// ws2812_top
module ws2812_top(input clk, input reset, input spi_valid, input spi_data, output led);
Size in the first run: ~5200 cells after synthesis, roughly 1600 flip-flops, ~71000 um2 of cells after synthesis.
clock: 7.51 ns
lec_check: 0
cap_margin: 20
core_margin: 2
core_utilization: 72
cts_cluster_size: 72
gpl_routability_driven: 1
place_density_lb_addon: 0.0
setup_slack_margin: 2.15
slew_margin: 20
run.sh (not shown) runs the stock make flow with config.mk's settings and CLKGATE_MAP_FILE=.
Edit:
CAP_MARGIN = 15   (was 20)
CORE_ASPECT_RATIO = 0.72   (was unset)
=> Total power falls by 2.4%. First-iteration DRC count grows by 1.4%. Worst setup slack got worse by 240 ps. Flip-flop count is unchanged. Die size is about the same. Wire length rose by 0.69%. Fmax came out lower by 4.6%.


ws2812_top again, from the RTL that the note above started with.
clock: 7.69 ns
lec_check: 0
cap_margin: 20
core_margin: 2
core_utilization: 70
cts_cluster_size: 73
gpl_routability_driven: 1
place_density_lb_addon: 0.0
setup_slack_margin: 2.2
slew_margin: 20
Next try:
- CORE_UTILIZATION: 70 -> 72
- CTS_CLUSTER_SIZE: 73 -> not set
- GPL_ROUTABILITY_DRIVEN: 1 -> not set
- PLACE_DENSITY: not set -> 0.6
- PLACE_DENSITY_LB_ADDON: 0.0 -> not set
- SETUP_SLACK_MARGIN: 2.2 -> 2.24
- clock period: 7.69 -> 7.51 ns (I/O delays scaled with it)
Result: The new run passed the timing, design-rule and antenna checks. Cell count shrinks by 1.1%. Die size decreases by 2.7%. Setup slack improved by 0.15 ns.
Next try:
- CAP_MARGIN: 20 -> 40
- CORE_ASPECT_RATIO: not set -> 0.72
- CTS_CLUSTER_SIZE: not set -> 70
- PLACE_DENSITY: 0.6 -> not set
- PLACE_DENSITY_LB_ADDON: not set -> 0.0
- SETUP_SLACK_MARGIN: 2.24 -> 2.21
After rerunning:
- maximum frequency goes down by 5.1%
- synthesized area is unchanged
- wire length is higher by 0.65%
- critical path depth decreases by 1
- sequential power is about the same
Next try:
- CAP_MARGIN: 40 -> 20
- CORE_ASPECT_RATIO: 0.72 -> not set
- CTS_CLUSTER_SIZE: 70 -> 10
- PLACE_DENSITY: not set -> 0.6
- PLACE_DENSITY_LB_ADDON: 0.0 -> not set
- SETUP_SLACK_MARGIN: 2.21 -> 2.24
- SLEW_MARGIN: 20 -> 35
Result:
- global-route usage is about the same
- worst setup slack gets better by 0.19 ns
- critical path depth does not change
- non-clock buffer count came out lower by 46
- total power is higher by 2.5%


ws2812_top again, from the RTL that the note above started with.
Settings: LEC_CHECK=0, CAP_MARGIN=30, CELL_PAD_IN_SITES_DETAIL_PLACEMENT=0, CELL_PAD_IN_SITES_GLOBAL_PLACEMENT=3, CORE_ASPECT_RATIO=0.94, CORE_MARGIN=8, CORE_UTILIZATION=54, GPL_ROUTABILITY_DRIVEN=1, MAX_ROUTING_LAYER=met4, MIN_ROUTING_LAYER=met1, PLACE_DENSITY_LB_ADDON=0.2, SETUP_SLACK_MARGIN=3.36, SLEW_MARGIN=20; clock period 23.0 ns.
Next try:
- CAP_MARGIN: 30 -> 20
- CELL_PAD_IN_SITES_DETAIL_PLACEMENT: 0 -> default
- CELL_PAD_IN_SITES_GLOBAL_PLACEMENT: 3 -> default
- CORE_ASPECT_RATIO: 0.94 -> default
- CORE_MARGIN: 8 -> 2
- CORE_UTILIZATION: 54 -> 45
- GPL_ROUTABILITY_DRIVEN: 1 -> default
- MAX_ROUTING_LAYER: met4 -> default
- MIN_ROUTING_LAYER: met1 -> default
- PLACE_DENSITY: default -> 0.6
- PLACE_DENSITY_LB_ADDON: 0.2 -> default
- SETUP_SLACK_MARGIN: 3.36 -> default
- clock period: 23.0 -> 13.5 ns (I/O delays scaled with it)
- The changed run ran to the end with no violations
- utilization falls by 9.6 points
- global-route usage falls by 4.2 points
- non-clock buffer count falls by 10
- worst setup slack degrades by 7500 ps
- worst hold slack stays flat
- wire length falls by 3.5%
- sequential share of layout area falls by 0.43 points
- sequential cell count does not change
Power and IR drop assume default switching activity.
